[flow/design.v]
module AXI_MASTER(
    input ACLK,
    input ARESETN,
    input              AWREADY,
    output reg         AWVALID,
    output reg [31:0]  AWADDR,
    input              WREADY,
    output reg         WVALID,
    output reg [31:0]  WDATA,
    output reg [3:0 ]  WSTRB,
    input              BVALID,
    input      [1:0]   BRESP,
    output reg         BREADY,
    output reg         READY,
    input              ARREADY,
    output reg         ARVALID,
    output reg [31:0]  ARADDR,
    input               RREADY,
    output reg          RVALID,
    input      [31:0]   RDATA,
    input      [31:0]  C_ADRR,
    input      [31:0]  C_DATA,
    input              C_VALID,
    input              C_VALID_R,
    input      [31:0]  C_ADRR_R,
    output     [31:0]  C_DATA_READ,
    input      [3:0 ]  C_STRB
    );
    parameter   AW_IDLE     =    2'b01;
    parameter   AW_VALID    =    2'b10;
    reg      [1:0 ]  AW_STATE, AW_NEXT_STATE;
    reg      [31:0]  AW_DATA;
    always @(posedge ACLK or negedge ARESETN) begin
        if (!ARESETN) begin
            AW_STATE <= AW_IDLE;
        end
        else begin
            AW_STATE <= AW_NEXT_STATE;
        end    
    end
    always @(negedge ACLK) begin
        if (!ARESETN) begin
            AW_NEXT_STATE <= AW_IDLE;
            AWVALID       <= 0;
            AWADDR        <= 0;
        end
        else begin
            case (AW_STATE)
                AW_IDLE : begin
                    AWVALID <= 0;
                    if (C_VALID) begin
                        AW_NEXT_STATE <= AW_VALID;
                        AW_DATA <= C_ADRR;
                    end
                end
                AW_VALID : begin
                    AWVALID <= 1;
                    AWADDR <= AW_DATA;
                    if ( AWVALID && AWREADY ) begin
                        AW_NEXT_STATE <= AW_IDLE;
                         AWVALID <= 0;
                    end
                end
            endcase
        end
    end
    parameter   W_IDLE     =    2'b01;
    parameter   W_VALID    =    2'b10;
    reg      [1:0 ] W_STATE, W_NEXT_STATE;
    reg      [31:0] W_DATA;
    reg      [3: 0] W_STRB;
        always @(posedge ACLK or negedge ARESETN) begin
        if (!ARESETN) begin
            W_STATE     <= W_IDLE;
        end
        else begin
            W_STATE     <= W_NEXT_STATE;
        end    
    end
    always @(negedge ACLK) begin
        if (!ARESETN) begin
            W_NEXT_STATE <= W_IDLE;
            WVALID       <= 0;
            WDATA        <= 0;
            WSTRB        <= 0;
        end
        else begin
            case (W_STATE)
                W_IDLE : begin
                    WVALID   <= 0;
                    if (C_VALID) begin
                        W_NEXT_STATE <= W_VALID;
                        W_DATA  <= C_DATA;
                        W_STRB  <= C_STRB;
                    end
                end
                W_VALID : begin
                    WVALID   <= 1;
                    WDATA    <= W_DATA;
                    WSTRB    <= W_STRB;
                    if (WVALID && WREADY) begin
                        W_NEXT_STATE <= W_IDLE;
                        WVALID   <= 0;
                    end
                end
            endcase
        end
    end
    parameter   B_IDLE     =    2'b01;
    parameter   B_VALID    =    2'b10;
    reg      [1:0] B_STATE, B_NEXT_STATE;
    reg      [1:0] B_DATA;
    always @(posedge ACLK or negedge ARESETN) begin
        if (!ARESETN) begin
            B_STATE      <= B_IDLE;
        end
        else begin
            B_STATE      <= B_NEXT_STATE;
        end    
    end
    always @(negedge ACLK) begin
        if (!ARESETN) begin
            B_NEXT_STATE <= B_IDLE;
            BREADY       <= 0;
            READY        <= 0;
        end
        else begin
            case (B_STATE)
                B_IDLE : begin
                    BREADY   <= 0;
                    if (WVALID) begin
                        B_NEXT_STATE <= B_VALID;
                    end
                end
                B_VALID : begin
                    BREADY   <= 1;
                    if (BVALID && BREADY) begin
                        B_NEXT_STATE <= B_IDLE;
                        B_DATA       <= BRESP;
                        READY        <= 1'b1;
                    end
                end
            endcase
        end
    end
    parameter   AR_IDLE     =    2'b01;
    parameter   AR_VALID    =    2'b10;
    reg         [1:0]  AR_STATE, AR_NEXT_STATE;          
    reg         [31:0] AR_ADDR_SAVE_DATA;
    always @(posedge ACLK or negedge ARESETN) begin
        if (!ARESETN) begin
            AR_STATE <= AR_IDLE;
        end
        else begin
            AR_STATE <= AR_NEXT_STATE;
        end
    end
    always @(negedge ACLK) begin
        if (!ARESETN) begin
            AR_NEXT_STATE <= AR_IDLE;
            AR_ADDR_SAVE_DATA <= 0;
            ARVALID <= 0;
        end
        else begin
            case(AR_STATE)
                AR_IDLE : begin
                    ARVALID <= 0;
                    if(C_VALID_R) begin
                        AR_NEXT_STATE <= AR_VALID;
                        AR_ADDR_SAVE_DATA <= C_ADRR_R;
                    end
                end
                AR_VALID : begin
                    ARVALID <= 1;
                    ARADDR <= AR_ADDR_SAVE_DATA;
                    if(ARVALID && ARREADY) begin
                        AR_NEXT_STATE <= AR_IDLE;
                        ARVALID <= 0;
                    end
                end
            endcase
        end
    end
    parameter   R_IDLE      =   3'b001;
    parameter   R_VALID     =   3'b010;
    parameter   R_SAVE      =   3'b100;
    reg             [2:0]  R_STATE, R_NEXT_STATE;
    reg             [31:0] R_SAVE_DATA;
    reg             [31:0] R_MASTER_DATA;
    assign C_DATA_READ = R_MASTER_DATA;
    always @(posedge ACLK or negedge ARESETN) begin
        if(!ARESETN)begin
            R_STATE <= R_IDLE;
        end
        else begin
            R_STATE <= R_NEXT_STATE;
        end
    end
    always @(negedge ACLK) begin
        if(!ARESETN)begin
            R_NEXT_STATE <= R_IDLE;
            R_SAVE_DATA <= 0;
            RVALID <= 0;
        end
        else begin
            case(R_STATE)
                R_IDLE : begin
                    RVALID <= 0;
                    R_MASTER_DATA <= R_SAVE_DATA;
                    if(C_VALID_R) begin
                        R_NEXT_STATE <= R_VALID;
                    end
                end
                R_VALID : begin
                    RVALID <= 1;
                    if(RVALID && RREADY) begin
                        R_NEXT_STATE <= R_SAVE;
                        RVALID <= 0;
                    end
                end
                R_SAVE : begin
                    R_SAVE_DATA <= RDATA;
                    if(!RVALID) begin
                        R_NEXT_STATE <= R_IDLE;
                    end
                end
            endcase
        end
    end
endmodule
module AXI_SLAVE(
    input ACLK,
    input ARESETN,
    output reg        AWREADY,
    input             AWVALID,
    input      [31:0] AWADDR,
    output reg        WREADY,
    input             WVALID,
    input      [31:0] WDATA,
    input      [3:0 ] WSTRB,
    output reg       BVALID,
    output reg [1:0] BRESP,
    input            BREADY,
    output reg       ARREADY,
    input            ARVALID,
    input     [31:0] ARADDR,
    output reg      RREADY,
    input           RVALID,
    output  [31:0]  RDATA
    );
    parameter   AW_IDLE     =    2'b01;
    parameter   AW_VALID    =    2'b10;
    reg      [1:0 ]  AW_STATE, AW_NEXT_STATE;
    reg      [31:0]  AW_ADDR_SAVE_DATA;
    always @(posedge ACLK or negedge ARESETN) begin
        if (!ARESETN) begin
            AW_STATE <= AW_IDLE;
        end
        else begin
            AW_STATE <= AW_NEXT_STATE;
        end    
    end
    always @(negedge ACLK) begin
        if (!ARESETN) begin
            AW_NEXT_STATE <= AW_IDLE;
            AWREADY       <= 0;
            AW_ADDR_SAVE_DATA <= 0;
        end
        else begin
            case (AW_STATE)
                AW_IDLE : begin
                    AWREADY <= 0;
                    if (AWVALID) begin
                        AW_NEXT_STATE <= AW_VALID;
                    end
                end
                AW_VALID : begin
                    AWREADY <= 1;
                    if ( AWVALID && AWREADY ) begin
                        AW_NEXT_STATE <= AW_IDLE;
                        AW_ADDR_SAVE_DATA <= AWADDR;
                        AWREADY       <= 0;
                    end
                end
            endcase
        end
    end
    parameter   W_IDLE     =    3'b001;
    parameter   W_VALID    =    3'b010;
    parameter   W_SAVE     =    3'b100;
    reg      [2:0]  W_STATE, W_NEXT_STATE;
    reg      [31:0] W_SAVE_DATA;
    reg      [3:0]  W_STRB_REG;
    reg      [7:0] slave_mem [0:31];
    wire     [31:0] W_ADDR0 = AW_ADDR_SAVE_DATA;
    wire     [31:0] W_ADDR1 = AW_ADDR_SAVE_DATA + 32'd1;
    wire     [31:0] W_ADDR2 = AW_ADDR_SAVE_DATA + 32'd2;
    wire     [31:0] W_ADDR3 = AW_ADDR_SAVE_DATA + 32'd3;
        always @(posedge ACLK or negedge ARESETN) begin
            if(!ARESETN) begin
                W_STATE <= W_IDLE;
            end
            else begin
                W_STATE <= W_NEXT_STATE;
            end
        end
    always @(negedge ACLK) begin
        if (!ARESETN) begin
            W_NEXT_STATE <= W_IDLE;
            W_SAVE_DATA  <= 0;
            W_STRB_REG        <= 0;
            WREADY       <= 0;
        end
        else begin
            case (W_STATE)
                W_IDLE : begin
                    WREADY   <= 0;
                    if (WVALID) begin
                        W_NEXT_STATE <= W_VALID;
                    end
                end
                W_VALID : begin
                    WREADY   <= 1;
                    if (WVALID && WREADY) begin
                        WREADY   <= 0;
                        W_NEXT_STATE <= W_SAVE;
                        W_SAVE_DATA  <= WDATA;
                        W_STRB_REG <= WSTRB;
                    end
                end
                W_SAVE : begin
                    if(W_STRB_REG[0] && W_ADDR0 < 32) begin
                    slave_mem[W_ADDR0[4:0]] <= W_SAVE_DATA[7:0];     
                    end
                    if(W_STRB_REG[1] && W_ADDR1 < 32) begin
                    slave_mem[W_ADDR1[4:0]] <= W_SAVE_DATA[15:8];    
                    end
                    if(W_STRB_REG[2] && W_ADDR2 < 32) begin
                    slave_mem[W_ADDR2[4:0]] <= W_SAVE_DATA[23:16];   
                    end
                    if(W_STRB_REG[3] && W_ADDR3 < 32) begin
                    slave_mem[W_ADDR3[4:0]] <= W_SAVE_DATA[31:24];   
                    end
                    if (!WREADY) begin
                        W_NEXT_STATE <= W_IDLE;
                    end
                end
            endcase
        end
    end
    parameter   B_IDLE     =    2'b01;
    parameter   B_VALID    =    2'b10;
    reg      [1:0] B_STATE, B_NEXT_STATE;
    reg      [1:0] B_DATA;
    always @(posedge ACLK or negedge ARESETN) begin
        if (!ARESETN) begin
            B_STATE      <= B_IDLE;
        end
        else begin
            B_STATE      <= B_NEXT_STATE;
        end    
    end
    always @(negedge ACLK) begin
        if (!ARESETN) begin
            B_NEXT_STATE <= B_IDLE;
            BVALID       <= 0;
            B_DATA       <= 0;
            BRESP        <= 0;
        end
        else begin
            case (B_STATE)
                B_IDLE : begin
                    BVALID   <= 0;
                    if (WVALID && WREADY) begin
                        B_NEXT_STATE <= B_VALID;
                        BRESP <= 2'b00;
                    end
                end
                B_VALID : begin
                    BVALID   <= 1;
                    if (BVALID && BREADY) begin
                        B_NEXT_STATE <= B_IDLE;
                    end
                end
            endcase
        end
    end
    parameter   AR_IDLE     =   2'b01;
    parameter   AR_VALID    =   2'b10;
    reg         [1:0]  AR_STATE, AR_NEXT_STATE;
    reg         [31:0] AR_ADDR_SAVE_DATA;
    always @(posedge ACLK or negedge ARESETN) begin
        if(!ARESETN) begin
            AR_STATE <= AR_IDLE;
        end
        else begin
            AR_STATE <= AR_NEXT_STATE;
        end
    end
    always @(negedge ACLK) begin
        if(!ARESETN) begin
            AR_NEXT_STATE <= AR_IDLE;
            AR_ADDR_SAVE_DATA <= 0;
            ARREADY <= 0;
        end
        else begin
            case(AR_STATE)
                AR_IDLE : begin
                    ARREADY <= 0;
                    if(ARVALID)begin
                        AR_NEXT_STATE <= AR_VALID;
                        AR_ADDR_SAVE_DATA <= ARADDR;
                    end
                end
                AR_VALID : begin
                    ARREADY <= 1;
                    if(ARVALID && ARREADY) begin
                        AR_NEXT_STATE <= AR_IDLE;
                        ARREADY <= 0;
                    end
                end
            endcase
        end
    end
    parameter   R_IDLE      =   3'b001;
    parameter   R_VALID     =   3'b010;
    parameter   R_SAVE      =   3'b010;
    reg             [2:0]  R_STATE, R_NEXT_STATE;
    reg             [31:0] R_SAVE_DATA;
    wire     [31:0] R_ADDR0 = AR_ADDR_SAVE_DATA;
    wire     [31:0] R_ADDR1 = AR_ADDR_SAVE_DATA + 32'd1;
    wire     [31:0] R_ADDR2 = AR_ADDR_SAVE_DATA + 32'd2;
    wire     [31:0] R_ADDR3 = AR_ADDR_SAVE_DATA + 32'd3;
    wire     [7:0]  R_BYTE0 = (R_ADDR0 < 32) ? slave_mem[R_ADDR0[4:0]] : 8'd0;
    wire     [7:0]  R_BYTE1 = (R_ADDR1 < 32) ? slave_mem[R_ADDR1[4:0]] : 8'd0;
    wire     [7:0]  R_BYTE2 = (R_ADDR2 < 32) ? slave_mem[R_ADDR2[4:0]] : 8'd0;
    wire     [7:0]  R_BYTE3 = (R_ADDR3 < 32) ? slave_mem[R_ADDR3[4:0]] : 8'd0;
    assign RDATA = R_SAVE_DATA;   
    always @(posedge ACLK or negedge ARESETN) begin
        if(!ARESETN) begin
            R_STATE <= R_IDLE;
        end
        else begin
            R_STATE <= R_NEXT_STATE;
        end
    end
    always @(negedge ACLK or negedge ARESETN) begin
        if(!ARESETN) begin
            R_NEXT_STATE <= R_IDLE;
            RREADY <= 0;
        end
        else begin
            case(R_STATE)
                R_IDLE : begin
                RREADY <= 0;
                    if(RVALID) begin
                        R_NEXT_STATE <= R_VALID;
                    end
                end
                R_VALID: begin
                RREADY <= 1;
                    if (RVALID && RREADY) begin
                        R_SAVE_DATA <= {R_BYTE3, R_BYTE2, R_BYTE1, R_BYTE0};
                        RREADY <= 0;
                        R_NEXT_STATE <= R_IDLE;
                    end
                end
            endcase
        end
    end
endmodule
module AXI_LITE_PROJ #(
    parameter   ADDRESS     =   32,
    parameter   DATA_WIDTH  =   32
)
(
    input                   clk,
    input                   reset_n,
    input      [31:0]       C_ADRR,
    input      [31:0]       C_DATA,
    input                   C_VALID,
    input                   C_VALID_R,
    input      [31:0]       C_ADRR_R,
    output     [31:0]       C_DATA_READ,
    input      [3:0 ]       C_STRB,
    output reg              READY_S
);
 wire                       S_AWREADY;
 wire                       M_AWVALID;
 wire          [31: 0]      M_AWADDR;
 wire                       S_WREADY;
 wire                       M_WVALID;
 wire          [31: 0]      M_WDATA;
 wire                       S_BVALID;
 wire          [1 : 0]      S_BRESP;
 wire                       M_BREADY;
 wire                       S_ARREADY;
 wire                       M_ARVALID;
 wire          [31: 0]      M_ARADDR;
 wire                       S_RREADY;
 wire                       M_RVALID;
 wire          [31: 0]      S_RDATA;
 wire          [3 : 0]      M_WSTRB;
 wire                       READY;
always @(*) READY_S = READY;
 AXI_MASTER            AXI_M(
    .ACLK(clk),
    .ARESETN(reset_n),
    .AWREADY(S_AWREADY),
    .AWVALID(M_AWVALID),
    .AWADDR(M_AWADDR),
    .WREADY(S_WREADY),
    .WVALID(M_WVALID),
    .WDATA(M_WDATA),
    .WSTRB(M_WSTRB),
    .BVALID(S_BVALID),
    .BRESP(S_BRESP),
    .BREADY(M_BREADY),
    .READY(READY),
    .ARREADY(S_ARREADY),
    .ARVALID(M_ARVALID),
    .ARADDR(M_ARADDR),
    .RREADY(S_RREADY),
    .RVALID(M_RVALID),
    .RDATA(S_RDATA),
    .C_ADRR(C_ADRR),
    .C_DATA(C_DATA),
    .C_VALID(C_VALID),
    .C_VALID_R(C_VALID_R),
    .C_ADRR_R(C_ADRR_R),
    .C_DATA_READ(C_DATA_READ),
    .C_STRB(C_STRB)
    );
AXI_SLAVE               AXI_S(
    .ACLK(clk),
    .ARESETN(reset_n),
    .AWREADY(S_AWREADY),
    .AWVALID(M_AWVALID),
    .AWADDR(M_AWADDR),
    .WREADY(S_WREADY),
    .WVALID(M_WVALID),
    .WDATA(M_WDATA),
    .WSTRB(M_WSTRB),
    .BVALID(S_BVALID),
    .BRESP(S_BRESP),
    .BREADY(M_BREADY),
    .ARREADY(S_ARREADY),
    .ARVALID(M_ARVALID),
    .ARADDR(M_ARADDR),
    .RREADY(S_RREADY),
    .RVALID(M_RVALID),
    .RDATA(S_RDATA)
    );
endmodule
[flow/run.sh]
#!/bin/bash
# the make line also repeats each setting of config.mk as NAME=value (left out here)
make -C /OpenROAD-flow-scripts/flow DESIGN_CONFIG=/design/flow/config.mk WORK_HOME=/design/flow/orfs CLKGATE_MAP_FILE= finish
[flow/config.mk]
export PLATFORM = sky130hd
export DESIGN_NAME = AXI_LITE_PROJ
export DESIGN_NICKNAME = AXI_LITE_PROJ
export VERILOG_FILES = /design/flow/design.v
export SDC_FILE = /design/flow/constraint.sdc
export NUM_CORES = 4
export LEC_CHECK = 0
export CAP_MARGIN = 20
export CORE_MARGIN = 2
export CORE_UTILIZATION = 58
export SETUP_SLACK_MARGIN = 1.64
export SLEW_MARGIN = 20
[flow/constraint.sdc]
create_clock -name core_clock -period 6.3 [get_ports {clk}]
set_input_delay 1.2600 -clock core_clock [delete_from_list [all_inputs] [get_ports {clk}]]
set_output_delay 1.2600 -clock core_clock [all_outputs]
set_load 0.01 [all_outputs]
==> results.json, run 1 <==
{
  "synth-compound-area-share_pct": 10.92,
  "drt_pass1_iterations": 9,
  "synth.avg_cell_area_um2": 11.35,
  "crit_path_end_kind": "register",
  "drt-wirelength-per-cell_um": 29.55,
  "clk_pin_slew_ns": 0.05,
  "power_per_cell_area_nw_per_um2": 230.9,
  "port_buffers": 136,
  "levels_on_crit_path": 14,
  "holdWs_ns": 0.4116,
  "wire_length_of_the_first_global_routing_pass_mm": 252.6,
  "core_um2": 77470,
  "largest_logic_family": "multiplexers",
  "max-vdd-ir-drop_v": 0.0002973,
  "syn_to_final_growth_pct": 25.27,
  "tool_warnings": 730,
  "clock_power_uw": 6690,
  "pin_count": 137,
  "yosys.area_share.xor_xnor_pct": 1.351,
  "critPathMaxStageDelay_ns": 0.39,
  "clock-sinks": 707,
  "ys_warn_count": 3,
  "layout.core_utilization_pct": 73.39,
  "p_leak_uw": 0.02203,
  "drt-initial-drc-count": 6141,
  "pwr-share-clk_pct": 50.9,
  "drt_wl_total_mm": 175.6,
  "finalSetupViolCount": 493,
  "global_route.overflow_total": 0,
  "tritoncts": "built",
  "ctsHtreeMaxLevel": 3,
  "detailed_place_hpwl_mm": 116.2,
  "power_switching_share_pct": 31.16,
  "largest_cells_by_area_after_synthesis": "edfxtp_1 (28%), mux4_2 (16%), dfxtp_1 (12%)",
  "worst_path_dominant_cell_family": "simple AND/OR/NAND/NOR gates",
  "group_with_the_largest_share_of_power": "the clock network",
  "crit_path_buffers_inverters": 6,
  "check.faults": "setup timing",
  "cts-buffers-inserted": 80,
  "finalWeightedCongestion": 1.103,
  "reg2reg_to": "AXI_S.slave_mem[25][0]",
  "starting_density_pct": 58.59,
  "worst-r2r-setup-slack_ns": -0.10,
  "finalSetupTns_ns": -72.13,
  "floorplan.nets": 4123,
  "grt_antenna_before_repair": 5,
  "routed-via-count": 41240,
  "critical_path.cell_chain": "buf_8 -> nor4bb_4 -> buf_6 -> buf_6 -> and2_4 -> and4_1 -> or3b_4 -> nor4_4 -> buf_6 -> buf_12 -> nand4_4 -> buf_12 -> mux2i_1 -> mux2_4",
  "intPower_uw": 9036,
  "synth_chip_area_um2": 45380,
  "row_count": 102,
  "yosysTopAreaCell": "edfxtp_1",
  "synth_largest_type_area_fraction_pct": 27.79,
  "ys_dominant_reg_cell": "edfxtp_1",
  "global_route.usage.total_pct": 41.92,
  "placement.setup.worst_slack_ns": -1.003,
  "nets": 4951,
  "enable_flop_cells": 420,
  "drc": 0,
  "synth-simple-area-share_pct": 14.86,
  "worst_hold_path.endpoint": "AXI_M.R_MASTER_DATA[1]",
  "die-height_um": 283.7,
  "comb_cell_power_uw": 1160,
  "grt_start_max_net_pins": 131,
  "num-fill-cells": 5138,
  "seq_power_share_pct": 40.2,
  "timing.final.hold_violations": 0,
  "numSynthFlops": 707,
  "top_cells_by_count": "nand2_1 (558), mux2i_1 (446), edfxtp_1 (420), mux4_2 (320), clkbuf_1 (268)",
  "arrival_ns": 3.86,
  "first_global_vias": 41520,
  "timing.final.max_slew_violations": 0,
  "critPathLaunch": "reset_n",
  "clock_latency_ns": 0.72,
  "post_synth_seq_share_pct": 40.75,
  "cts-root-to-sink-buffers": 3,
  "power.sequential.total_uw": 5280,
  "timing.slew.headroom_pct": 14.92,
  "timing.final.ws_setup_ns": -0.2866,
  "clk_root_buffer_cell": "clkbuf_16",
  "detail-route-antenna-nets": 0,
  "ys_async_sr_fraction_pct": 3.536,
  "worst_path_required_ns": 3.57,
  "status": "finished with violations",
  "number_of_cell_instances_after_yosys_synthesis": 3997,
  "p_switching_uw": 4090,
  "hold_path_depth": 0,
  "rsz0062_at_grt": "yes",
  "comb_power_share_pct": 8.9,
  "drv_cap": 0,
  "timing.rr.start": "AXI_S.W_STATE[1]",
  "hp-start": "AXI_M.R_SAVE_DATA[1]",
  "synth.most_common_cell": "nand2_1",
  "transition_at_the_pin_with_the_smallest_max_transition_slack_ns": 1.276,
  "synth.cell_area_um2": 45380,
  "die_w_um": 283.7,
  "critical-path-slowest-cell": "or3b_4",
  "syn-instance-count": 3997,
  "worstSetupStartpointType": "input port",
  "per_cell_via_count_in_the_routed_design": 6.940,
  "synthMuxAreaShare_pct": 27.75,
  "biggest_fanout_along_the_worst_timing_path": 8,
  "worst_hold_path_type": "reg2reg",
  "cpMostUsedCell": "buf_6",
  "finalClockSkew_ns": 0.06279,
  "fp.dieArea_um2": 80500,
  "critical_setup_path_class": "in2reg",
  "yosysUniqueCellTypes": 94,
  "r2r_cells": 13,
  "worstSetupEndpoint": "AXI_S.slave_mem[25][0]",
  "synth.cellmix.adderShare_pct": 0.6065
}
-- per-layer routing --
layer | GRT usage [%] | part of all wire (%)
met4 | 23.00 | 6.0
met3 | 20.87 | 16
met1 | 49.71 | 34
met2 | 61.99 | 44
met5 | 1.726 | 0.16
-- area by class of cell --
class	instances	area, µm²	share of cell area (%)
antenna	11	27.53	0.04842
clock buffer	88	2085	3.666
clock inverter	743	3222	5.667
inverter	50	200.2	0.3521
multi-input combinational	2863	26650	46.88
sequential	707	18530	32.60
tap	1040	1301	2.289
timing repair buffer	440	4835	8.504
-- metrics by stage --
stage | instances | total power [µW] | cell area [µm²]
floorplan | 3997 | 6685 | 46060
global placement | 5057 | 7021 | 49910
detailed placement | 5057 | 7076 | 49910
CTS | 5903 | 13130 | 55730
global route | 5935 | 13720 | 56840
finish | 5942 | 13130 | 56850
-- timing repair --
item | 4_1_cts | 5_1_grt
gates cloned | 2 | 9
endpoints found under the setup margin | 969 | 972
hold buffers | 0 | 0
buffers inserted | 14 | 19
gates resized | 92 | 145
pin swaps | 20 | 57
endpoints found under the hold margin | 0 | 0
==> run 2: changes to the inputs <==
- CORE_UTILIZATION: 58 -> 34
- PLACE_DENSITY: default -> 0.6
- SETUP_SLACK_MARGIN: 1.64 -> default
- clock period: 6.3 -> 10.2 ns (I/O delays scaled with it)
==> run 2 against run 1 <==
Now clean on timing, DRC and antenna. Utilization fell by 32 points. Highest routed layer is now met4. Register-to-register slack improved by 1.5 ns. Global-route usage fell by 19 points. Wire length fell by 7.5%.
==> results.json, run 2 <==
{
  "layout.core_utilization_pct": 41.55,
  "first_global_vias": 38220,
  "p_leak_uw": 0.02118,
  "detail-route-antenna-nets": 0,
  "ys_dominant_reg_cell": "edfxtp_1",
  "clock-sinks": 707,
  "synth-simple-area-share_pct": 14.86,
  "yosysTopAreaCell": "edfxtp_1",
  "pwr-share-clk_pct": 51.2,
  "flop_area_um2": 18530,
  "comb_cell_power_uw": 664,
  "worst_path_required_ns": 5.39,
  "synth.avg_cell_area_um2": 11.35,
  "nets": 4873,
  "tool_warnings": 726,
  "synth.most_common_cell": "nand2_1",
  "worst_hold_path.endpoint": "AXI_M.ARADDR[15]",
  "critPathMaxStageDelay_ns": 0.86,
  "placement.setup.worst_slack_ns": -0.2018,
  "drt-initial-drc-count": 5348,
  "syn-instance-count": 3997,
  "row_count": 134,
  "synth.cell_area_um2": 45380,
  "comb_power_share_pct": 8.3,
  "p_switching_uw": 2391,
  "grt_antenna_before_repair": 3,
  "power.sequential.total_uw": 3250,
  "routed-via-count": 38690,
  "critPathLaunch": "reset_n",
  "grt_start_max_net_pins": 176,
  "detailed_place_hpwl_mm": 108.7,
  "seq_power_share_pct": 40.5,
  "arrival_ns": 4.85,
  "syn_to_final_growth_pct": 21.73,
  "num-fill-cells": 12620,
  "grt_use_met3_pct": 8.532,
  "crit_path_buffers_inverters": 2,
  "ys_async_sr_fraction_pct": 3.536,
  "clock_power_uw": 4100,
  "timing.slew.headroom_pct": 18.12,
  "cts_setup_buffers": 0,
  "reg2reg_to": "AXI_S.slave_mem[19][3]",
  "die-height_um": 369.4,
  "worst_path_dominant_cell_family": "simple AND/OR/NAND/NOR gates",
  "max-vdd-ir-drop_v": 0.0001545,
  "globalRouteMet1Util_pct": 29.50,
  "starting_density_pct": 34.14,
  "status": "finished clean",
  "finalWeightedCongestion": 0.9716,
  "critical-path-slowest-cell": "o41ai_2",
  "worstSetupEndpoint": "AXI_S.slave_mem[19][3]",
  "port_buffers": 136,
  "drt_wl_total_mm": 162.3,
  "intPower_uw": 5624,
  "biggest_fanout_along_the_worst_timing_path": 8,
  "transition_at_the_pin_with_the_smallest_max_transition_slack_ns": 1.228,
  "power_per_cell_area_nw_per_um2": 145.1,
  "pin_count": 137,
  "multi_input_comb_area_um2": 25300,
  "wire_length_of_the_first_global_routing_pass_mm": 240.3,
  "number_of_cell_instances_after_yosys_synthesis": 3997,
  "timing.final.max_slew_violations": 0,
  "hold_path_depth": 0,
  "drv_cap": 0,
  "drc": 0,
  "synth.cellmix.adderShare_pct": 0.6065,
  "clk_pin_slew_ns": 0.03,
  "levels_on_crit_path": 9,
  "numSynthFlops": 707,
  "worst-r2r-setup-slack_ns": 1.43,
  "yosysUniqueCellTypes": 94,
  "timing.rr.start": "AXI_S.W_STATE[1]",
  "power_switching_share_pct": 29.83,
  "largest_logic_family": "multiplexers",
  "finalSetupViolCount": 0,
  "cts-hold-fix-buffers": 0,
  "hp-start": "AXI_M.AR_ADDR_SAVE_DATA[15]",
  "clock_latency_ns": 0.70,
  "cts-buffers-inserted": 82,
  "post_synth_seq_share_pct": 40.75,
  "cts_resized": 0,
  "per_cell_via_count_in_the_routed_design": 5.882,
  "floorplan.nets": 4123,
  "synth_largest_type_area_fraction_pct": 27.79,
  "ctsHtreeMaxLevel": 3,
  "groute.layer.met2.usage_pct": 34.91,
  "enable_flop_cells": 420,
  "finalClockSkew_ns": 0.07018,
  "synth-compound-area-share_pct": 10.92,
  "post-layout-total-power_uw": 8014,
  "critical_path.cell_chain": "buf_6 -> nor4bb_1 -> buf_4 -> and2_1 -> nand4_1 -> or4_1 -> nor4_4 -> mux2i_1 -> o41ai_2",
  "drt_pass1_iterations": 6,
  "timing.final.hold_violations": 0,
  "rsz0062_at_grt": "no",
  "global_route.overflow_total": 0,
  "r2r_cells": 8,
  "tritoncts": "built",
  "crit_path_end_kind": "register",
  "critical_setup_path_class": "in2reg",
  "worstSetupStartpointType": "input port",
  "synthMuxAreaShare_pct": 27.75,
  "global_route.usage.total_pct": 23.30,
  "die_w_um": 369.4,
  "clk_root_buffer_cell": "clkbuf_16",
  "core_um2": 133000,
  "finalSetupTns_ns": 0,
  "globalRoute.busiestLayer": "met2",
  "yosys.area_share.xor_xnor_pct": 1.351,
  "drt-wirelength-per-cell_um": 24.68,
  "synth_chip_area_um2": 45380,
  "fp.dieArea_um2": 136400,
  "top_cells_by_count": "nand2_1 (558), mux2i_1 (446), edfxtp_1 (420), mux4_2 (320), clkbuf_1 (268)",
  "group_with_the_largest_share_of_power": "the clock network",
  "largest_cells_by_area_after_synthesis": "edfxtp_1 (28%), mux4_2 (16%), dfxtp_1 (12%)",
  "worst_hold_path_type": "reg2reg",
  "cts-root-to-sink-buffers": 3,
  "timing.final.ws_setup_ns": 0.5440,
  "ys_warn_count": 3
}
## run 2: final cells by class
type	instances	share of cell area, %
clock inverters	740	5.682
flip-flops and latches	707	33.53
well taps	1768	4.004
repair buffers	362	6.729
diodes	1	0.004530
multi-input cells	2861	45.79
clock buffers	88	3.909
inverters	50	0.3420
## run 2: layer usage
| layer | wire, µm | vias up |
|---|---|---|
| li1 | - | 16940 |
| met1 | 63260 | 18840 |
| met2 | 71830 | 2464 |
| met3 | 19710 | 449 |
| met4 | 7535 | 0 |
| met5 | 0 | - |
## run 2: stage by stage
stage          std cells  area, µm²  hold slack, ns
3_5_place_dp        5749      49940          0.4161
3_3_place_gp        5748      49930          0.4125
5_1_grt             6576      55240          0.4131
6_report            6577      55250          0.4138
4_1_cts             6576      55240          0.4072
2_1_floorplan       3997      45390          0.4081
==> run 3: changes to the inputs <==
- CORE_UTILIZATION: 34 -> 40
- clock period: 10.2 -> 10.0 ns (I/O delays scaled with it)
==> run 3 against run 2 <==
Global-route usage grew 4.4 points. Hold slack better by 0.0038 ns. Sequential cell count unchanged. Clock skew down 0.0087 ns. Critical path type unchanged. Synthesized cell count is the same. Utilization increased by 7.6 points. Final cell count shrank 3.6%. Clock-buffer cell count rose by 3. Combinational power about the same. Area after synthesis unchanged. Largest cell class unchanged. Highest routed layer unchanged.
==> results.json, run 3 <==
{
  "status": "finished clean",
  "yosys.area_share.xor_xnor_pct": 1.351,
  "flop_area_um2": 18510,
  "globalRouteMet1Util_pct": 35.10,
  "per_cell_via_count_in_the_routed_design": 6.143,
  "reg2reg_to": "AXI_S.slave_mem[22][1]",
  "holdWs_ns": 0.4176,
  "p_switching_uw": 2406,
  "critical-path-slowest-cell": "a2111oi_0",
  "tool_warnings": 724,
  "hold_path_depth": 0,
  "levels_on_crit_path": 14,
  "row_count": 123,
  "drv_cap": 0,
  "crit_path_buffers_inverters": 6,
  "drc": 0,
  "synth_chip_area_um2": 45380,
  "power_per_cell_area_nw_per_um2": 147.5,
  "yosysTopAreaCell": "edfxtp_1",
  "cts-hold-fix-buffers": 0,
  "pin_count": 137,
  "groute.layer.met2.usage_pct": 40.93,
  "max-vdd-ir-drop_v": 0.0001537,
  "grt_use_met3_pct": 10.55,
  "globalRoute.busiestLayer": "met2",
  "rsz0062_at_grt": "no",
  "clock_latency_ns": 0.71,
  "drt-initial-drc-count": 5004,
  "tritoncts": "built",
  "detail-route-antenna-nets": 0,
  "clk_pin_slew_ns": 0.03,
  "numSynthFlops": 707,
  "largest_logic_family": "multiplexers",
  "critical_setup_path_class": "in2reg",
  "cts_resized": 0,
  "synth.cell_area_um2": 45380,
  "drt_wl_total_mm": 163.5,
  "ctsHtreeMaxLevel": 3,
  "finalSetupViolCount": 0,
  "worst_path_dominant_cell_family": "buffers and inverters",
  "finalClockSkew_ns": 0.06149,
  "worstSetupStartpointType": "input port",
  "synth.most_common_cell": "nand2_1",
  "transition_at_the_pin_with_the_smallest_max_transition_slack_ns": 1.175,
  "crit_path_end_kind": "register",
  "drt-wirelength-per-cell_um": 25.79,
  "ys_async_sr_fraction_pct": 3.536,
  "enable_flop_cells": 420,
  "biggest_fanout_along_the_worst_timing_path": 8,
  "ys_warn_count": 3,
  "r2r_cells": 13,
  "first_global_vias": 38420,
  "finalWeightedCongestion": 0.9782,
  "timing.final.max_slew_violations": 0,
  "global_route.usage.total_pct": 27.68,
  "cts-buffers-inserted": 82,
  "timing.rr.start": "AXI_S.W_STATE[1]",
  "comb_power_share_pct": 8.1,
  "post_synth_seq_share_pct": 40.75,
  "synth.cellmix.adderShare_pct": 0.6065,
  "grt_start_max_net_pins": 200,
  "p_leak_uw": 0.02136,
  "top_cells_by_count": "nand2_1 (558), mux2i_1 (446), edfxtp_1 (420), mux4_2 (320), clkbuf_1 (268)",
  "timing.slew.headroom_pct": 21.64,
  "routed-via-count": 38950,
  "critPathLaunch": "reset_n",
  "core_um2": 112500,
  "number_of_cell_instances_after_yosys_synthesis": 3997,
  "critPathMaxStageDelay_ns": 0.41,
  "cts-root-to-sink-buffers": 3,
  "comb_cell_power_uw": 663,
  "fp.dieArea_um2": 116200,
  "intPower_uw": 5756,
  "wire_length_of_the_first_global_routing_pass_mm": 241.5,
  "die_w_um": 340.8,
  "synth-simple-area-share_pct": 14.86,
  "port_buffers": 136,
  "finalSetupTns_ns": 0,
  "synth-compound-area-share_pct": 10.92,
  "synthMuxAreaShare_pct": 27.75,
  "worst-r2r-setup-slack_ns": 1.46,
  "clock-sinks": 707,
  "syn-instance-count": 3997,
  "hp-start": "AXI_M.AR_ADDR_SAVE_DATA[21]",
  "pwr-share-clk_pct": 51.2,
  "worstSetupEndpoint": "AXI_S.slave_mem[22][1]",
  "yosysUniqueCellTypes": 94,
  "critical_path.cell_chain": "buf_6 -> nor4bb_1 -> buf_4 -> o311ai_0 -> a2111oi_0 -> buf_4 -> and4_1 -> nand4b_1 -> buf_4 -> buf_4 -> nor2_1 -> buf_4 -> nand2_1 -> o221a_1",
  "power.sequential.total_uw": 3320,
  "cpMostUsedCell": "buf_4",
  "die-height_um": 340.8,
  "num-fill-cells": 10260,
  "timing.final.hold_violations": 0,
  "global_route.overflow_total": 0,
  "largest_cells_by_area_after_synthesis": "edfxtp_1 (28%), mux4_2 (16%), dfxtp_1 (12%)",
  "worst_hold_path.endpoint": "AXI_M.ARADDR[21]",
  "number_of_diodes_added_for_antenna_fixing": 0,
  "arrival_ns": 4.86,
  "worst_hold_path_type": "reg2reg",
  "ys_dominant_reg_cell": "edfxtp_1",
  "detailed_place_hpwl_mm": 108.6,
  "cts_setup_buffers": 0,
  "worst_path_required_ns": 5.43,
  "drt_pass1_iterations": 6,
  "layout.core_utilization_pct": 49.19,
  "nets": 4900,
  "synth_largest_type_area_fraction_pct": 27.79,
  "multi_input_comb_area_um2": 25330,
  "clk_root_buffer_cell": "clkbuf_16",
  "starting_density_pct": 40.34,
  "group_with_the_largest_share_of_power": "the clock network",
  "floorplan.nets": 4123,
  "clock_power_uw": 4180,
  "power_switching_share_pct": 29.48,
  "synth.avg_cell_area_um2": 11.35,
  "syn_to_final_growth_pct": 21.94,
  "seq_power_share_pct": 40.6,
  "grt_antenna_before_repair": 2
}
-- run 3: metal layers --
metal	part of all wire, %	vias to the layer above	routed length (µm)
li1	-	17020	-
met1	38	18880	62010
met2	44	2541	72190
met3	13	514	21200
met4	5.0	0	8135
met5	0	-	0
-- run 3: final cells by class --
type	instances	area share, %
Tap cell	1500	3.391
Clock inverter	742	5.650
Clock buffer	91	3.997
Sequential cell	707	33.45
Timing Repair Buffer	389	7.400
Inverter	50	0.3414
Multi-Input combinational cell	2861	45.77
-- run 3: through the flow --
step                power, µW  cell area (µm²)  instances  setup slack (ns)
global placement         4414            49990       5507           0.01048
global route             8675            55340       6340            0.4448
finish                   8162            55340       6340            0.5719
CTS                      8280            55340       6340            0.6608
detailed placement       4428            50010       5508          -0.04784
floorplan                4195            45390       3997           0.07536
==> run 4: changes to the inputs <==
- CORE_UTILIZATION: 40 -> 69
- CTS_CLUSTER_SIZE: default -> 39
- PLACE_DENSITY: 0.6 -> 0.64
- SETUP_SLACK_MARGIN: default -> 1.34
- clock period: 10.0 -> 5.27 ns (I/O delays scaled with it)
==> run 4 against run 3 <==
The run now fails in global routing (5_1_grt). Area after synthesis unchanged. Die size fell by 42%. Synthesized cell count is the same.
==> results.json, run 4 <==
{
  "synth.cell_area_um2": 45380,
  "synth.avg_cell_area_um2": 11.35,
  "dp.cells": 4911,
  "ctsHtreeMaxLevel": 3,
  "ys_warn_count": 3,
  "synth.most_common_cell": "nand2_1",
  "ys_dominant_reg_cell": "edfxtp_1",
  "pin_count": 137,
  "starting_density_pct": 69.40,
  "post_synth_seq_share_pct": 40.75,
  "yosys.area_share.xor_xnor_pct": 1.351,
  "clk_root_buffer_cell": "clkbuf_16",
  "port_buffers": 136,
  "numSynthFlops": 707,
  "largest_cells_by_area_after_synthesis": "edfxtp_1 (28%), mux4_2 (16%), dfxtp_1 (12%)",
  "synth-compound-area-share_pct": 10.92,
  "fp.dieArea_um2": 67840,
  "synth.cellmix.adderShare_pct": 0.6065,
  "cts-root-to-sink-buffers": 3,
  "postPlaceCellArea_um2": 50020,
  "finalWeightedCongestion": 1.093,
  "cts-buffers-inserted": 77,
  "synth-simple-area-share_pct": 14.86,
  "synthMuxAreaShare_pct": 27.75,
  "yosysTopAreaCell": "edfxtp_1",
  "ys_async_sr_fraction_pct": 3.536,
  "largest_logic_family": "multiplexers",
  "synth_largest_type_area_fraction_pct": 27.79,
  "clock-sinks": 707,
  "detailed_place_hpwl_mm": 118.6,
  "number_of_cell_instances_after_yosys_synthesis": 3997,
  "die-height_um": 260.5,
  "core_um2": 65390,
  "die_w_um": 260.5,
  "synth_chip_area_um2": 45380,
  "floorplan.nets": 4123,
  "enable_flop_cells": 420,
  "status": "did not finish",
  "yosysUniqueCellTypes": 94,
  "row_count": 94,
  "top_cells_by_count": "nand2_1 (558), mux2i_1 (446), edfxtp_1 (420), mux4_2 (320), clkbuf_1 (268)",
  "outcome.stop_stage": "global routing (5_1_grt)",
  "global_route.overflow_total": 38,
  "syn-instance-count": 3997,
  "global_route.usage.total_pct": 80.57,
  "error_line": "[ERROR GRT-0232] Routing congestion too high. Check the congestion heatmap in the GUI."
}
-- run 4: stage by stage --
step | setup TNS (ns) | worst slack [ns]
floorplan | -403.87 | -0.9267
global placement | -674.45 | -1.396
detailed placement | -715.43 | -1.477
CTS | -305.92 | -0.7472
-- run 4: timing repair --
item / CTS
gates cloned: 1
hold buffers: 0
resized: 161
setup buffers: 25
pin swaps: 43
endpoints found under the setup margin: 995
-- run 4: layer usage --
metal | global-route usage (%) | overflow
met5 | 52.35 | 0
met4 | 78.02 | 15
met3 | 71.35 | 1
met2 | 92.98 | 18
met1 | 79.43 | 4
==> run 5: changes to the inputs <==
- ABC_AREA: default -> 0
- CELL_PAD_IN_SITES_GLOBAL_PLACEMENT: default -> 0
- CORE_ASPECT_RATIO: default -> 1.03
- CORE_UTILIZATION: 69 -> 60
- CTS_CLUSTER_DIAMETER: default -> 393
- CTS_CLUSTER_SIZE: 39 -> default
- GPL_ROUTABILITY_DRIVEN: default -> 1
- MIN_ROUTING_LAYER: default -> met1
- PLACE_DENSITY: 0.64 -> default
- SETUP_SLACK_MARGIN: 1.34 -> 0.58
- TNS_END_PERCENT: default -> 5
- clock period: 5.27 -> 6.42 ns (I/O delays scaled with it)
==> run 5 against run 4 <==
Now fails the layout checks on setup timing. Area after synthesis stayed put. Synthesized cell count is the same. Die size grew 15%.
==> results.json, run 5 <==
{
  "p_switching_uw": 4120,
  "port_buffers": 136,
  "worstSetupStartpointType": "input port",
  "num-fill-cells": 4723,
  "synth-simple-area-share_pct": 14.86,
  "floorplan.nets": 4123,
  "starting_density_pct": 60.48,
  "rsz0062_at_grt": "yes",
  "per_cell_via_count_in_the_routed_design": 7.146,
  "crit_path_buffers_inverters": 6,
  "drt_wl_total_mm": 180.0,
  "clock_latency_ns": 0.74,
  "timing.final.ws_setup_ns": -0.2799,
  "grt_start_max_net_pins": 119,
  "detail-route-antenna-nets": 0,
  "placement.setup.worst_slack_ns": -1.065,
  "power.sequential.total_uw": 5180,
  "p_leak_uw": 0.02226,
  "ctsHtreeMaxLevel": 3,
  "timing.slew.headroom_pct": 9.740,
  "synth.avg_cell_area_um2": 11.35,
  "nets": 4927,
  "synth_chip_area_um2": 45380,
  "synthMuxAreaShare_pct": 27.75,
  "first_global_vias": 42110,
  "cts-root-to-sink-buffers": 3,
  "yosysTopAreaCell": "edfxtp_1",
  "drt-wirelength-per-cell_um": 30.71,
  "worst_hold_path_type": "reg2reg",
  "critical_path.cell_chain": "buf_8 -> nor4bb_4 -> buf_6 -> buf_6 -> and2_4 -> and4_4 -> or3b_4 -> nor4_4 -> buf_6 -> buf_12 -> buf_8 -> nand4_4 -> a221oi_2 -> a21o_1",
  "holdWs_ns": 0.4114,
  "critPathMaxStageDelay_ns": 0.50,
  "post_synth_seq_share_pct": 40.75,
  "drt_pass1_iterations": 12,
  "timing.rr.start": "AXI_S.W_STATE[1]",
  "clock_power_uw": 6650,
  "synth.cell_area_um2": 45380,
  "worst_path_required_ns": 3.74,
  "yosys.area_share.xor_xnor_pct": 1.351,
  "levels_on_crit_path": 14,
  "die_w_um": 275.0,
  "ys_dominant_reg_cell": "edfxtp_1",
  "numSynthFlops": 707,
  "ys_async_sr_fraction_pct": 3.536,
  "power_switching_share_pct": 31.87,
  "largest_logic_family": "multiplexers",
  "critical-path-slowest-cell": "a221oi_2",
  "power_per_cell_area_nw_per_um2": 229.4,
  "dp.cells": 4998,
  "comb_cell_power_uw": 1100,
  "pin_count": 137,
  "transition_at_the_pin_with_the_smallest_max_transition_slack_ns": 1.354,
  "critical_setup_path_class": "in2reg",
  "row_count": 102,
  "max-vdd-ir-drop_v": 0.0003200,
  "clk_pin_slew_ns": 0.05,
  "worstSetupEndpoint": "AXI_S.slave_mem[26][7]",
  "clk_root_buffer_cell": "clkbuf_16",
  "enable_flop_cells": 420,
  "synth-compound-area-share_pct": 10.92,
  "drt-initial-drc-count": 6777,
  "status": "finished with violations",
  "cpMostUsedCell": "buf_6",
  "detailed_place_hpwl_mm": 117.0,
  "timing.final.hold_violations": 0,
  "seq_power_share_pct": 40.1,
  "finalSetupViolCount": 470,
  "critPathLaunch": "reset_n",
  "ys_warn_count": 3,
  "largest_cells_by_area_after_synthesis": "edfxtp_1 (28%), mux4_2 (16%), dfxtp_1 (12%)",
  "postLayoutCellArea_um2": 56350,
  "hold_path_depth": 0,
  "syn_to_final_growth_pct": 24.15,
  "yosysUniqueCellTypes": 94,
  "intPower_uw": 8806,
  "global_route.overflow_total": 0,
  "die-height_um": 283.1,
  "finish.cell_count_without_fillers": 5862,
  "layout.core_utilization_pct": 75.09,
  "cts-buffers-inserted": 79,
  "group_with_the_largest_share_of_power": "the clock network",
  "synth.cellmix.adderShare_pct": 0.6065,
  "finalClockSkew_ns": 0.08913,
  "comb_power_share_pct": 8.5,
  "grt_antenna_before_repair": 5,
  "arrival_ns": 4.02,
  "core_um2": 75040,
  "timing.final.max_slew_violations": 0,
  "hp-start": "AXI_M.R_SAVE_DATA[10]",
  "global_route.usage.total_pct": 44.95,
  "number_of_cell_instances_after_yosys_synthesis": 3997,
  "wire_length_of_the_first_global_routing_pass_mm": 259.8,
  "check.faults": "setup timing",
  "routed-via-count": 41890,
  "postPlaceCellArea_um2": 49580,
  "worst_hold_path.endpoint": "AXI_M.R_MASTER_DATA[10]",
  "finalWeightedCongestion": 1.041,
  "biggest_fanout_along_the_worst_timing_path": 8,
  "reg2reg_to": "AXI_S.slave_mem[26][7]",
  "fp.dieArea_um2": 77860,
  "worst_path_dominant_cell_family": "simple AND/OR/NAND/NOR gates",
  "drv_cap": 0,
  "crit_path_end_kind": "register",
  "clock-sinks": 707,
  "r2r_cells": 13,
  "synth.most_common_cell": "nand2_1",
  "syn-instance-count": 3997,
  "synth_largest_type_area_fraction_pct": 27.79,
  "pwr-share-clk_pct": 51.4,
  "drc": 0,
  "tool_warnings": 728,
  "tritoncts": "built",
  "worst-r2r-setup-slack_ns": -0.10,
  "top_cells_by_count": "nand2_1 (558), mux2i_1 (446), edfxtp_1 (420), mux4_2 (320), clkbuf_1 (268)"
}
==> run 5: area by class of cell <==
type / count / area, µm² / share of cell area, %
sequential: 707 / 18540 / 32.90
timing repair buffer: 419 / 4686 / 8.316
tap: 988 / 1236 / 2.194
antenna: 9 / 22.52 / 0.03997
clock inverter: 738 / 3154 / 5.598
multi-input combinational: 2861 / 26360 / 46.78
clock buffer: 90 / 2165 / 3.842
inverter: 50 / 187.7 / 0.3331
==> run 5: metal layers <==
metal	track usage (%)	up-vias	wire length, µm
li1	-	17070	-
met1	52.30	20180	59600
met2	66.59	3693	79500
met3	22.12	947	28270
met4	26.84	8	12490
met5	1.316	-	172
==> run 5: through the flow <==
stage / power (µW) / setup TNS [ns]
after floorplan: 6534 / -256.60
after global placement: 6870 / -532.37
after detailed placement: 6925 / -524.27
after CTS: 12870 / -69.72
after global routing: 13490 / -106.06
final: 12930 / -62.96
==> run 5: what timing repair did <==
| item | CTS | global route |
|---|---|---|
| setup endpoints to repair | 746 | 736 |
| gates resized | 149 | 109 |
| pin swaps | 64 | 27 |
| setup buffers | 12 | 8 |
| gates cloned | 3 | 1 |
| hold buffers | 0 | 0 |
==> run 6: changes to the inputs <==
- ABC_AREA: 0 -> default
- CAP_MARGIN: 20 -> 15
- CELL_PAD_IN_SITES_GLOBAL_PLACEMENT: 0 -> default
- CORE_ASPECT_RATIO: 1.03 -> default
- CORE_UTILIZATION: 60 -> 66
- CTS_CLUSTER_DIAMETER: 393 -> 357
- GPL_ROUTABILITY_DRIVEN: 1 -> default
- MIN_ROUTING_LAYER: met1 -> default
- SETUP_SLACK_MARGIN: 0.58 -> -0.38
- TNS_END_PERCENT: 5 -> default
- clock period: 6.42 -> 5.45 ns (I/O delays scaled with it)
==> run 6 against run 5 <==
Still fails the layout checks on setup timing. Sequential cell count is the same. Wire length fell by 0.70%. Final cell count is 2.4% lower.
==> results.json, run 6 <==
{
  "status": "finished with violations",
  "check.faults": "setup timing",
  "drt-wirelength-per-cell_um": 31.23,
  "worstSetupEndpoint": "AXI_S.slave_mem[9][1]",
  "p_switching_uw": 4911,
  "routed-via-count": 42820,
  "yosysUniqueCellTypes": 94,
  "number_of_diodes_added_for_antenna_fixing": 0,
  "die-height_um": 266.2,
  "critPathLaunch": "reset_n",
  "numSynthFlops": 707,
  "power.sequential.total_uw": 6080,
  "drt-initial-drc-count": 7973,
  "groute.layer.met2.usage_pct": 71.02,
  "p_leak_uw": 0.02158,
  "max-vdd-ir-drop_v": 0.0003307,
  "worst-r2r-setup-slack_ns": -0.45,
  "critPathMaxStageDelay_ns": 0.39,
  "tool_warnings": 729,
  "global_route.overflow_total": 0,
  "synth-compound-area-share_pct": 10.92,
  "syn-instance-count": 3997,
  "post_synth_seq_share_pct": 40.75,
  "largest_logic_family": "multiplexers",
  "critical_setup_path_class": "in2reg",
  "r2r_cells": 11,
  "drc": 0,
  "power_per_cell_area_nw_per_um2": 277.5,
  "fp.dieArea_um2": 70880,
  "nets": 4908,
  "biggest_fanout_along_the_worst_timing_path": 8,
  "worstSetupStartpointType": "input port",
  "synth-simple-area-share_pct": 14.86,
  "per_cell_via_count_in_the_routed_design": 7.480,
  "worst_path_required_ns": 3.13,
  "yosys.area_share.xor_xnor_pct": 1.351,
  "postPlaceCellArea_um2": 49610,
  "synth.most_common_cell": "nand2_1",
  "critical_path.cell_chain": "buf_8 -> nor4bb_4 -> buf_4 -> and2_4 -> and4_1 -> or3b_4 -> nor4_4 -> buf_6 -> buf_12 -> nand4_4 -> mux2i_1 -> mux2_4",
  "detailed_place_hpwl_mm": 111.2,
  "drt_wl_total_mm": 178.8,
  "wire_length_of_the_first_global_routing_pass_mm": 260.1,
  "crit_path_end_kind": "register",
  "syn_to_final_growth_pct": 21.49,
  "die_w_um": 266.2,
  "cts-buffers-inserted": 78,
  "ctsHtreeMaxLevel": 3,
  "worst_path_dominant_cell_family": "simple AND/OR/NAND/NOR gates",
  "ys_warn_count": 3,
  "synthMuxAreaShare_pct": 27.75,
  "globalRouteMet1Util_pct": 56.78,
  "hp-start": "AXI_M.AR_ADDR_SAVE_DATA[6]",
  "floorplan.nets": 4123,
  "finalWeightedCongestion": 1.081,
  "pwr-share-clk_pct": 51.5,
  "enable_flop_cells": 420,
  "timing.final.ws_setup_ns": -0.4759,
  "worst_hold_path_type": "reg2reg",
  "postLayoutCellArea_um2": 55140,
  "finalSetupViolCount": 606,
  "globalRoute.busiestLayer": "met2",
  "ys_dominant_reg_cell": "edfxtp_1",
  "global_route.usage.total_pct": 49.78,
  "pin_count": 137,
  "post-layout-total-power_uw": 15300,
  "port_buffers": 136,
  "timing.slew.headroom_pct": 8.375,
  "timing.rr.start": "AXI_S.W_STATE[1]",
  "finalClockSkew_ns": 0.1036,
  "synth_chip_area_um2": 45380,
  "critical-path-slowest-cell": "or3b_4",
  "seq_power_share_pct": 39.8,
  "arrival_ns": 3.61,
  "synth.cell_area_um2": 45380,
  "reg2reg_to": "AXI_S.slave_mem[9][1]",
  "group_with_the_largest_share_of_power": "the clock network",
  "tritoncts": "built",
  "timing.final.max_slew_violations": 0,
  "clk_pin_slew_ns": 0.10,
  "intPower_uw": 10390,
  "comb_cell_power_uw": 1330,
  "core_um2": 68350,
  "power_switching_share_pct": 32.10,
  "clock_power_uw": 7890,
  "number_of_cell_instances_after_yosys_synthesis": 3997,
  "levels_on_crit_path": 12,
  "transition_at_the_pin_with_the_smallest_max_transition_slack_ns": 1.374,
  "comb_power_share_pct": 8.7,
  "clock-sinks": 707,
  "ys_async_sr_fraction_pct": 3.536,
  "crit_path_buffers_inverters": 4,
  "grt_antenna_before_repair": 3,
  "rsz0062_at_grt": "yes",
  "row_count": 96,
  "clk_root_buffer_cell": "clkbuf_16",
  "grt_use_met3_pct": 28.16,
  "starting_density_pct": 66.40,
  "clock_latency_ns": 0.72,
  "synth.avg_cell_area_um2": 11.35,
  "detail-route-antenna-nets": 0,
  "grt_start_max_net_pins": 146,
  "first_global_vias": 43130,
  "drt_pass1_iterations": 23,
  "largest_cells_by_area_after_synthesis": "edfxtp_1 (28%), mux4_2 (16%), dfxtp_1 (12%)",
  "synth.cellmix.adderShare_pct": 0.6065,
  "yosysTopAreaCell": "edfxtp_1",
  "top_cells_by_count": "nand2_1 (558), mux2i_1 (446), edfxtp_1 (420), mux4_2 (320), clkbuf_1 (268)",
  "worst_hold_path.endpoint": "AXI_M.ARADDR[6]",
  "cts-root-to-sink-buffers": 3,
  "timing.final.hold_violations": 0,
  "hold_path_depth": 0,
  "synth_largest_type_area_fraction_pct": 27.79,
  "drv_cap": 0
}
==> run 6: through the flow <==
step / setup TNS [ns] / hold slack [ns] / setup WS (ns) / utilization (%) / std cells
2_1_floorplan: -392.48 / 0.4081 / -0.8727 / - / 3997
6_report: -167.78 / 0.4086 / -0.4759 / 80.67 / 5724
4_1_cts: -197.38 / 0.4073 / -0.4337 / 80.41 / 5723
3_5_place_dp: -742.01 / 0.4131 / -1.311 / 72.59 / 4898
3_3_place_gp: -698.62 / 0.4124 / -1.220 / 72.59 / 4898
5_1_grt: -224.50 / 0.4168 / -0.5345 / 80.67 / 5724
==> run 6: repair_timing <==
item | 4_1_cts | 5_1_grt
pin swaps | 7 | 8
setup buffers | 6 | 4
cloned | 0 | 0
hold buffers | 0 | 0
hold endpoints to repair | 0 | 0
setup endpoints to repair | 458 | 635
gates resized | 36 | 27
==> run 6: cell type report <==
type                    instances  area [µm²]
flip-flops and latches        707       18560
clock inverters               742        3187
clock buffers                  81        2006
multi-input cells            2861       25900
repair buffers                401        4198
well taps                     882        1104
inverters                      50       187.7
fillers                      3711       13210
==> run 6: layer usage <==
layer / vias to the layer above / part of all wire, %
met2: 4306 / 42
met1: 20230 / 32
met3: 1272 / 17
met4: 28 / 7.9
li1: 16980 / -
met5: - / 0.69
==> run 7: changes to the inputs <==
- ABC_AREA: default -> 0
- CAP_MARGIN: 15 -> 20
- CELL_PAD_IN_SITES_GLOBAL_PLACEMENT: default -> 0
- CORE_ASPECT_RATIO: default -> 1.03
- CORE_UTILIZATION: 66 -> 70
- CTS_CLUSTER_DIAMETER: 357 -> 393
- CTS_CLUSTER_SIZE: default -> 34
- GPL_ROUTABILITY_DRIVEN: default -> 1
- MIN_ROUTING_LAYER: default -> met1
- SETUP_SLACK_MARGIN: -0.38 -> 1.67
- TNS_END_PERCENT: default -> 5
- clock period: 5.45 -> 6.42 ns (I/O delays scaled with it)
==> run 7 against run 6 <==
The flow now stops in global routing (5_1_grt). Synthesized cell count unchanged. Die size down 5.6%. Area after synthesis unchanged.
==> results.json, run 7 <==
{
  "status": "did not finish",
  "outcome.stop_stage": "global routing (5_1_grt)",
  "error_line": "[ERROR GRT-0232] Routing congestion too high. Check the congestion heatmap in the GUI.",
  "synth.cell_area_um2": 45380,
  "yosysTopAreaCell": "edfxtp_1",
  "die-height_um": 262.4,
  "placement.setup.worst_slack_ns": -1.024,
  "finalWeightedCongestion": 1.073,
  "fp.dieArea_um2": 66890,
  "cts-buffers-inserted": 24,
  "detailed_place_hpwl_mm": 114.9,
  "post_synth_seq_share_pct": 40.75,
  "synth-simple-area-share_pct": 14.86,
  "starting_density_pct": 70.93,
  "clk_root_buffer_cell": "clkbuf_16",
  "die_w_um": 254.9,
  "enable_flop_cells": 420,
  "top_cells_by_count": "nand2_1 (558), mux2i_1 (446), edfxtp_1 (420), mux4_2 (320), clkbuf_1 (268)",
  "synth.cellmix.adderShare_pct": 0.6065,
  "synth.most_common_cell": "nand2_1",
  "yosysUniqueCellTypes": 94,
  "synth.avg_cell_area_um2": 11.35,
  "largest_logic_family": "multiplexers",
  "clock-sinks": 707,
  "global_route.overflow_total": 22,
  "floorplan.nets": 4123,
  "synth-compound-area-share_pct": 10.92,
  "cts-root-to-sink-buffers": 3,
  "pin_count": 137,
  "row_count": 94,
  "syn-instance-count": 3997,
  "port_buffers": 136,
  "ys_warn_count": 3,
  "yosys.area_share.xor_xnor_pct": 1.351,
  "synth_chip_area_um2": 45380,
  "number_of_cell_instances_after_yosys_synthesis": 3997,
  "postPlaceCellArea_um2": 49390,
  "largest_cells_by_area_after_synthesis": "edfxtp_1 (28%), mux4_2 (16%), dfxtp_1 (12%)",
  "numSynthFlops": 707,
  "global_route.usage.total_pct": 73.78,
  "core_um2": 63980,
  "ys_dominant_reg_cell": "edfxtp_1",
  "synthMuxAreaShare_pct": 27.75,
  "synth_largest_type_area_fraction_pct": 27.79,
  "ctsHtreeMaxLevel": 1,
  "ys_async_sr_fraction_pct": 3.536
}
-- run 7: what timing repair did --
| item | CTS |
|---|---|
| setup buffers | 10 |
| hold buffers | 0 |
| gates resized | 278 |
| setup endpoints to repair | 974 |
| pin swaps | 67 |
| gates cloned | 3 |
-- run 7: routing by layer --
| layer | GRT overflow | global-route usage (%) |
|---|---|---|
| met1 | 0 | 73.18 |
| met5 | 3 | 50.18 |
| met4 | 13 | 67.49 |
| met3 | 4 | 63.69 |
| met2 | 2 | 87.21 |
-- run 7: metrics by stage --
step	hold slack (ns)	total power (µW)	setup TNS, ns	std cells	util, %
4_1_cts	0.4134	10540	-44.03	5591	84.15
3_5_place_dp	0.4130	6929	-530.02	4864	77.20
3_3_place_gp	0.4125	6842	-473.82	4864	77.18
2_1_floorplan	0.4081	6534	-255.60	3997	-
==> run 8: changes to the inputs <==
- ABC_AREA: 0 -> default
- CELL_PAD_IN_SITES_GLOBAL_PLACEMENT: 0 -> default
- CORE_ASPECT_RATIO: 1.03 -> default
- CTS_CLUSTER_DIAMETER: 393 -> default
- GPL_ROUTABILITY_DRIVEN: 1 -> default
- MIN_ROUTING_LAYER: met1 -> default
- SETUP_SLACK_MARGIN: 1.67 -> 0.38
- TNS_END_PERCENT: 5 -> default
- clock period: 6.42 -> 6.62 ns (I/O delays scaled with it)
==> run 8 against run 7 <==
The run again fails in global routing (5_1_grt). Area after synthesis did not move. Die size barely moved. Synthesized cell count did not move.
==> results.json, run 8 <==
{
  "clock-sinks": 707,
  "status": "did not finish",
  "error_line": "[ERROR GRT-0232] Routing congestion too high. Check the congestion heatmap in the GUI.",
  "synth-compound-area-share_pct": 10.92,
  "finalWeightedCongestion": 1.104,
  "cts-root-to-sink-buffers": 3,
  "clk_root_buffer_cell": "clkbuf_16",
  "ys_async_sr_fraction_pct": 3.536,
  "synth_chip_area_um2": 45380,
  "starting_density_pct": 70.66,
  "ys_dominant_reg_cell": "edfxtp_1",
  "ys_warn_count": 3,
  "dp.cells": 4868,
  "numSynthFlops": 707,
  "synth_largest_type_area_fraction_pct": 27.79,
  "synth.cellmix.adderShare_pct": 0.6065,
  "cts-buffers-inserted": 79,
  "pin_count": 137,
  "port_buffers": 136,
  "enable_flop_cells": 420,
  "detailed_place_hpwl_mm": 114.6,
  "core_um2": 64230,
  "die_w_um": 258.6,
  "cts-hold-fix-buffers": 0,
  "synth.most_common_cell": "nand2_1",
  "floorplan.nets": 4123,
  "postPlaceCellArea_um2": 49590,
  "synth.cell_area_um2": 45380,
  "largest_cells_by_area_after_synthesis": "edfxtp_1 (28%), mux4_2 (16%), dfxtp_1 (12%)",
  "synth-simple-area-share_pct": 14.86,
  "synthMuxAreaShare_pct": 27.75,
  "row_count": 93,
  "top_cells_by_count": "nand2_1 (558), mux2i_1 (446), edfxtp_1 (420), mux4_2 (320), clkbuf_1 (268)",
  "post_synth_seq_share_pct": 40.75,
  "ctsHtreeMaxLevel": 3,
  "synth.avg_cell_area_um2": 11.35,
  "die-height_um": 258.6,
  "yosys.area_share.xor_xnor_pct": 1.351,
  "fp.dieArea_um2": 66890,
  "syn-instance-count": 3997,
  "global_route.usage.total_pct": 77.28,
  "outcome.stop_stage": "global routing (5_1_grt)",
  "number_of_cell_instances_after_yosys_synthesis": 3997,
  "yosysUniqueCellTypes": 94,
  "largest_logic_family": "multiplexers",
  "yosysTopAreaCell": "edfxtp_1",
  "global_route.overflow_total": 3
}
run 8: repair_timing:
action | in CTS
buffers inserted | 28
setup endpoints to repair | 691
cloned | 2
resized | 195
pin swaps | 72
run 8: routing by layer:
layer | track usage [%] | GRT overflow
met1 | 76.65 | 0
met2 | 91.34 | 0
met3 | 65.17 | 1
met4 | 74.53 | 2
met5 | 49.79 | 0
run 8: per-stage QoR:
stage / worst slack (ns) / hold WS (ns)
after floorplan: -0.5217 / 0.4081
after global placement: -0.8562 / 0.4124
after detailed placement: -0.9351 / 0.4163
after CTS: -0.1541 / 0.4166
==> run 9: changes to the inputs <==
- ABC_AREA: default -> 0
- CELL_PAD_IN_SITES_DETAIL_PLACEMENT: default -> 0
- CELL_PAD_IN_SITES_GLOBAL_PLACEMENT: default -> 2
- CORE_ASPECT_RATIO: default -> 0.99
- CORE_MARGIN: 2 -> 7
- CORE_UTILIZATION: 70 -> 44
- CTS_CLUSTER_DIAMETER: default -> 117
- CTS_CLUSTER_SIZE: 34 -> 61
- GPL_ROUTABILITY_DRIVEN: default -> 0
- GPL_TIMING_DRIVEN: default -> 0
- MIN_ROUTING_LAYER: default -> met2
- SETUP_SLACK_MARGIN: 0.38 -> 0.58
- SLEW_MARGIN: 20 -> 5
- TNS_END_PERCENT: default -> 55
- clock period: 6.62 -> 5.22 ns (I/O delays scaled with it)
==> run 9 against run 8 <==
The flow again stops in global routing (5_1_grt). Die size increased by 68%. Synthesized cell count unchanged. Area after synthesis unchanged.
==> results.json, run 9 <==
{
  "synth.cell_area_um2": 45380,
  "status": "did not finish",
  "synth_largest_type_area_fraction_pct": 27.79,
  "top_cells_by_count": "nand2_1 (558), mux2i_1 (446), edfxtp_1 (420), mux4_2 (320), clkbuf_1 (268)",
  "largest_cells_by_area_after_synthesis": "edfxtp_1 (28%), mux4_2 (16%), dfxtp_1 (12%)",
  "ctsHtreeMaxLevel": 1,
  "enable_flop_cells": 420,
  "synth.avg_cell_area_um2": 11.35,
  "largest_logic_family": "multiplexers",
  "global_route.overflow_total": 2,
  "outcome.stop_stage": "global routing (5_1_grt)",
  "die_w_um": 336.8,
  "row_count": 117,
  "core_um2": 102500,
  "synth.most_common_cell": "nand2_1",
  "die-height_um": 333.6,
  "clk_root_buffer_cell": "clkbuf_16",
  "pin_count": 137,
  "cts-root-to-sink-buffers": 3,
  "synth-simple-area-share_pct": 14.86,
  "port_buffers": 136,
  "numSynthFlops": 707,
  "fp.dieArea_um2": 112300,
  "yosysTopAreaCell": "edfxtp_1",
  "clock-sinks": 707,
  "number_of_cell_instances_after_yosys_synthesis": 3997,
  "synth_chip_area_um2": 45380,
  "ys_dominant_reg_cell": "edfxtp_1",
  "ys_warn_count": 3,
  "detailed_place_hpwl_mm": 150.1,
  "post_synth_seq_share_pct": 40.75,
  "synth-compound-area-share_pct": 10.92,
  "syn-instance-count": 3997,
  "placement.setup.worst_slack_ns": -3.196,
  "floorplan.nets": 4123,
  "yosys.area_share.xor_xnor_pct": 1.351,
  "dp.cells": 5529,
  "global_route.usage.total_pct": 63.20,
  "synth.cellmix.adderShare_pct": 0.6065,
  "cts-buffers-inserted": 27,
  "ys_async_sr_fraction_pct": 3.536,
  "error_line": "[ERROR GRT-0232] Routing congestion too high. Check the congestion heatmap in the GUI.",
  "yosysUniqueCellTypes": 94,
  "synthMuxAreaShare_pct": 27.75,
  "starting_density_pct": 44.29,
  "cts-hold-fix-buffers": 0
}
run 9: repair_timing:
| item | 4_1_cts |
|---|---|
| cloned | 1 |
| setup buffers | 111 |
| endpoints found under the setup margin | 965 |
| resized | 275 |
| pin swaps | 81 |
run 9: layer usage:
| metal | GRT usage [%] | overflow |
|---|---|---|
| met1 | - | - |
| met2 | 65.75 | 1 |
| met3 | 71.72 | 1 |
| met4 | 47.61 | 0 |
| met5 | 50.43 | 0 |
run 9: stage by stage:
step | instance area [µm²] | hold slack, ns
3_5_place_dp | 49290 | 0.4160
2_1_floorplan | 45840 | 0.4081
3_3_place_gp | 48920 | 0.4127
4_1_cts | 55770 | 0.08168
Power figures rest on the tool's default switching activity, not on a simulated workload.
